==> inputs of job 8376 <==
## cpu_v
module  cpu_v(wire_clock, wire_reset, bus_RAM_DATA_IN,bus_RAM_DATA_OUT,bus_RAM_ADDRESS,wire_RW, bus_keyboard, videoflag, bus_vga_pos, bus_vga_char,data_debug, led);
export LEC_CHECK = 0
export CAP_MARGIN = 20
export CORE_MARGIN = 2
export CORE_UTILIZATION = 40
export SLEW_MARGIN = 20
create_clock -name core_clock -period 31.1 [get_ports {wire_clock}]
run.sh (not shown) runs the stock make flow with config.mk's settings and CLKGATE_MAP_FILE=.
==> job 535: changes against job 8376 <==
Settings changed: ABC_AREA set to 1, CORE_UTILIZATION 40 to 72, CTS_CLUSTER_DIAMETER set to 326, CTS_CLUSTER_SIZE set to 97, PLACE_DENSITY set to 0.4, TNS_END_PERCENT set to 10.
==> flow/constraint.sdc (replaced) <==
create_clock -name core_clock -period 17.3 [get_ports {wire_clock}]
set_input_delay 3.4600 -clock core_clock [delete_from_list [all_inputs] [get_ports {wire_clock}]]
set_output_delay 3.4600 -clock core_clock [all_outputs]
set_load 0.01 [all_outputs]
==> job 1903: changes against job 8376 <==
Settings changed: CORE_UTILIZATION 40 to 57, CTS_CLUSTER_DIAMETER set to 100.
==> flow/constraint.sdc (replaced) <==
create_clock -name core_clock -period 33.1 [get_ports {wire_clock}]
set_input_delay 6.6200 -clock core_clock [delete_from_list [all_inputs] [get_ports {wire_clock}]]
set_output_delay 6.6200 -clock core_clock [all_outputs]
set_load 0.01 [all_outputs]
==> results <==
Job 1903 passed the timing, design-rule and antenna checks. Job 535 did not get past global routing (5_1_grt). Job 8376 completed with no timing, DRC or antenna violations.
Non-clock buffer count: job 1903 is lower than job 8376 (34).
Against job 535, the synthesized cell count of job 8376 is smaller by about 20%.
Critical path depth: job 1903 is lower than job 8376 (3).
Against job 8376, the hold slack of job 1903 is worse by 0.018 ns.
Clock power: job 8376 is larger than job 1903 (5.1%).
In job 1903 the combinational power is smaller than in job 8376, by about 8%.
Of job 8376 and job 1903, job 8376 has the higher cell count (gap 6.9%, measured against job 1903).
Of job 1903 and job 8376, job 8376 has the higher clock skew (gap 0.00060 ns).
Of job 535 and job 1903, job 535 has the higher synthesized area (gap about 1.7%, measured against job 1903).
==> figures <==
| item | job 535 | job 1903 | job 8376 |
|---|---|---|---|
| Result of the run | did not finish | complete, no violations | complete, no violations |
| Stage where the flow stopped | global routing (5_1_grt) | - | - |
| DRC violations left | - | 0 | 0 |
| YS chip area | 44700 µm² | 43900 µm² | 43900 µm² |
| Ratio of layout area to synthesized area | - | 1.078x | 1.094x |
| Later-pin clock latency in the skew report | - | 0.61 ns | 0.61 ns |
| Post-synthesis cell count from yosys | 6279 | 5090 | 5090 |
| Share of final layout cell area taken by non-clock buffers | - | 0.0404 | 0.0445 |
| Fraction of standard cell area that is sequential | - | 0.213 | 0.210 |
| Reg area | - | 10100 µm² | 10100 µm² |
| Dominant cell type by count on the critical path | - | ha_1 | ha_1 |
| Launching point of the worst reg2reg path | - | control_v_dut.m3[9]$_DFFE_PP_ | control_v_dut.m3[10]$_DFFE_PP_ |
| Clock Pin Slew Worst Setup and Hold Paths | - | 0.07 ns | 0.07 ns |
| Final-layout setup total negative slack | - | 0 ns | 0 ns |
| Met3 Routed Length | - | 19300 µm | 20300 µm |
| Length of routed met2 wiring | - | 74900 µm | 82500 µm |
| Comb/total area | - | 0.660 | 0.651 |
| Power drawn by the combinational cells | - | 520 µW | 568 µW |
| Post-layout power | - | 1520 µW | 1630 µW |
| Clock buffer count in the final layout | - | 48 | 50 |
| Internal power contribution | - | 962 µW | 1020 µW |

==> v8 <==
cpu_v again, from the RTL that the note above started with.
Settings: LEC_CHECK=0, ABC_AREA=1, CAP_MARGIN=30, CORE_MARGIN=2, CORE_UTILIZATION=72, CTS_CLUSTER_DIAMETER=396, CTS_CLUSTER_SIZE=13, HOLD_SLACK_MARGIN=-0.09, PLACE_DENSITY_LB_ADDON=0.25, SETUP_SLACK_MARGIN=3.72, SLEW_MARGIN=0; clock period 14.8 ns.
==> v20 (differences from v8) <==
ABC_AREA = default   (was 1)
CAP_MARGIN = 20   (was 30)
CORE_UTILIZATION = 60   (was 72)
CTS_CLUSTER_DIAMETER = default   (was 396)
CTS_CLUSTER_SIZE = default   (was 13)
HOLD_SLACK_MARGIN = default   (was -0.09)
PLACE_DENSITY_LB_ADDON = default   (was 0.25)
SETUP_SLACK_MARGIN = default   (was 3.72)
SLEW_MARGIN = 20   (was 0)
==> flow/constraint.sdc (replaced) <==
create_clock -name core_clock -period 31.1 [get_ports {wire_clock}]
set_input_delay 6.2200 -clock core_clock [delete_from_list [all_inputs] [get_ports {wire_clock}]]
set_output_delay 6.2200 -clock core_clock [all_outputs]
set_load 0.01 [all_outputs]
==> impl_metrics.tcl <==
# yosys + openroad results
set metrics [dict create \
    netlist_area_sq_um 43900 \
    row_count 99 \
    ys_area_sq_um 43900 \
    fp_util_pct 60.4 \
    syn-instance-count 5090 \
    status "finished clean" \
    numCtsBuffers 37 \
    ys_sh_simple_pct 17.6 \
    dpl_cell_area_sq_um 45700 \
    top_cells_by_area "edfxtp_1, ha_1, fa_1" \
]
Source of the figures above: v20

==> impl_metrics.tcl <==
# implementation run metrics
set metrics [dict create \
    status "did not finish" \
    stop_stage "5_1_grt" \
    tool.error "[ERROR GRT-0232] Routing congestion too high. Check the congestion heatmap in the GUI." \
    syn-instance-count 6279 \
    ys_sh_simple_pct 22.8 \
    ys_area_sq_um 44700 \
    yosysSeqAreaShare_pct 22.5 \
    netlist_area_sq_um 44700 \
    numCtsBuffers 31 \
    fp_util_pct 72.6 \
    row_count 91 \
    top_cells_by_area "edfxtp_1, nand2_1, ha_1" \
]
Source of the figures above: v8

No activity file was given, so power comes from the tool's default toggle rates.
